build 50:
## top_coldstorage
module top_coldstorage(
  input         clk,           
  input         rst_n,         
  output        led_fan,       
  output        led_hum,       
  input         sda_lcd_in,
  output        sda_lcd_oe,
  output        scl_lcd,
  input         rx,
  output        tx
);
  wire clk_1MHz = clk;
  wire [127:0] lcd_row1, lcd_row2;
  wire lcd_en, lcd_done;
  wire [7:0] temperature, humidity;
  wire dht_en, dht_data_ready;
  wire [7:0] chr_cmd, chr_val0, chr_val1;
  wire rx_msg_done, en_tx, tx_msg_done;
  logic_controller logic_controller_inst(
    .clk(clk_1MHz),
    .rst_n(rst_n),
    .temperature(temperature),
    .humidity(humidity),
    .dht_en(dht_en),
    .dht_data_ready(dht_data_ready),
    .chr_cmd(chr_cmd),
    .chr_val0(chr_val0),
    .chr_val1(chr_val1),
    .en_tx(en_tx),
    .rx_msg_done(rx_msg_done),
    .tx_msg_done(tx_msg_done),
    .lcd_en(lcd_en),
    .lcd_done(lcd_done),
    .lcd_row1(lcd_row1),
    .lcd_row2(lcd_row2),
    .led_fan(led_fan),
    .led_hum(led_hum)
  );
  dht11_reader dht11_reader_inst(
    .clk(clk_1MHz),
    .rst_n(rst_n),
    .en(dht_en),
    .temperature(temperature),
    .humidity(humidity),
    .data_ready(dht_data_ready)
  );
  uart_string uart_string_inst(
    .clk_1Mhz(clk_1MHz),
    .rst_n(rst_n),
    .temperature(temperature),
    .humidity(humidity),
    .en_tx(en_tx),
    .tx_msg_done(tx_msg_done),
    .tx(tx),
    .rx(rx),
    .fan_state(led_fan),
    .hum_state(led_hum),
    .chr_cmd(chr_cmd),
    .chr_val0(chr_val0),
    .chr_val1(chr_val1),
    .rx_msg_done(rx_msg_done)
  );
  lcd_16x2 lcd_16x2_inst(
    .clk_1MHz(clk_1MHz),
    .rst_n(rst_n),
    .lcd_ena(lcd_en),
  ...
clock: 3.18 ns
lec_check: 0
abc_area: 1
cap_margin: 0
core_margin: 2
core_utilization: 72
cts_cluster_diameter: 391
cts_cluster_size: 13
place_density_lb_addon: 0.14
setup_slack_margin: 0.32
slew_margin: 20
tns_end_percent: 5
run.sh (not shown) runs the stock make flow with config.mk's settings and CLKGATE_MAP_FILE=.
Build 50: flow complete, layout not clean; failing: negative setup slack
#### Input delta (build 48 over build 50)
Settings: removing TNS_END_PERCENT (formerly 5); removing CTS_CLUSTER_DIAMETER (formerly 391); removing SETUP_SLACK_MARGIN (formerly 0.32); changing CORE_UTILIZATION from 72 to 70; removing CTS_CLUSTER_SIZE (formerly 13); removing PLACE_DENSITY_LB_ADDON (formerly 0.14); changing CAP_MARGIN from 0 to 20; removing ABC_AREA (formerly 1); changing the clock period (ns, I/O delays scaled along) from 3.18 to 6.72.
[summary]
Build 48 went all the way through synthesis, placement and routing and the layout is clean on timing, DRC and antenna. Diff build 50 -> build 48: TritonCTS buffer count rose by 8; parity-gate share of the synthesized area counting xor and xnor cells rose by 3.0 points; global-route wire length before repair fell by 4.1 mm. Share of the clock period used by the worst path: build 48 vs build 50 down 51 points. Build 50 has a higher share of power burned in combinational logic than build 48. Between build 50 and build 48, the final area is higher for build 50. Diff build 50..build 48 | post-synthesis share of cell area spent on full adders, half adders and majority gates | negligible. Re number of gates on the worst path with buffers counted: build 50 and build 48 aren't equal, and the higher value belongs to build 48. Looking at global router's overall resource usage across build 50 and build 48, the one that comes out higher is build 50.
--- input diff build 48..build 66 ---
Settings: putting ABC_AREA at 1 where nothing was set; putting CTS_CLUSTER_SIZE at 74 where nothing was set; swapping 6.72 for 6.38 in the clock period (ns, I/O delays scaled along).
- Going from build 48 to build 66, cell area after technology mapping shrank slightly.
- On standard cell core area, the lower figure sits with build 66, not build 48.
- Sort build 66 and build 48 by total design power desc -> top: build 66
> inputs changed (build 66 -> build 19)
Settings: the clock period (ns, I/O delays scaled along) changed from 6.38 to 5.12.
==> results <==
- Across build 66 and build 19, none had a timing, DRC or antenna violation.
- Build 19 against build 66: total placed instance area did not really move; combinational power went up by 24%; routability congestion estimate barely changed; yosys cell count neither gained nor lost much.
- Core util | build 19 vs build 66 | build 19 lower
- [build 19 vs build 66] final standard cell area without fillers: lower in build 19
- When build 19 is set beside build 66, its non-clock buffer count turns out to be 1 smaller.
- Reported for build 66 and build 19, count of input and output buffers turned out identical to the last digit.
The following lists how build 69 was set up differently from build 19:
Settings: ABC_AREA: 1 -> unset; CORE_UTILIZATION: 70 -> 24; CTS_CLUSTER_SIZE: 74 -> unset; the clock period (ns, I/O delays scaled along): 5.12 -> 11.1.
--- outcome ---
- Per the comparison of build 69 with build 19, sequential share of layout area shrank by 2.3 points; tightest hold margin saw an increase.
- As of build 69, power density normalized to cell area had fallen by more than half compared to build 19.
- Build 69 vs build 19: number of combinational gates with multiple inputs up
- Comparing build 19 and build 69, synthesized area per cell is lower on build 19.
- Compared with build 19, in build 69 fmax lost about 22%, synthesis-to-finish area growth picked up an extra 4.8 points, chip area picked up an extra 76000 um2, post-synthesis chip area from yosys picked up an extra 0.96%.
### build 69 -> build 17
Settings: setting CTS_CLUSTER_DIAMETER to 219 for the first time; changing CORE_UTILIZATION from 24 to 70; setting SETUP_SLACK_MARGIN to 0.97 for the first time; changing the clock period (ns, I/O delays scaled along) from 11.1 to 3.27.
==> results <==
Build 17 ends up with a power density over the cells that is 190% higher than in build 69.
Diff build 69 -> build 17 | fmax | increase of 57 MHz
When build 17 is measured against build 69, its core outline area turns out about 66% lower.
Slew at the pin closest to its max-slew limit for build 17 is lower than for build 69.
On worst reg-to-reg path cell count: between build 17 and build 69, it ends up lower for build 17.
Build 17 vs. build 69: wire length climbed 18 mm, tap cell count dropped about 65%.
The via count of the first global-routing pass in build 17 was higher than what build 69 gave.
When build 17 is measured against build 69, its largest stage delay on the critical path turns out 0.22 ns lower.
The final report for build 17 shows a completed flow and a layout that fails verification, specifically negative setup slack.
Compared with build 69, in build 17 number of standard-cell rows in the floorplan dropped 51, via count grew by about 18%.
No activity file was given, so power comes from the tool's default toggle rates.
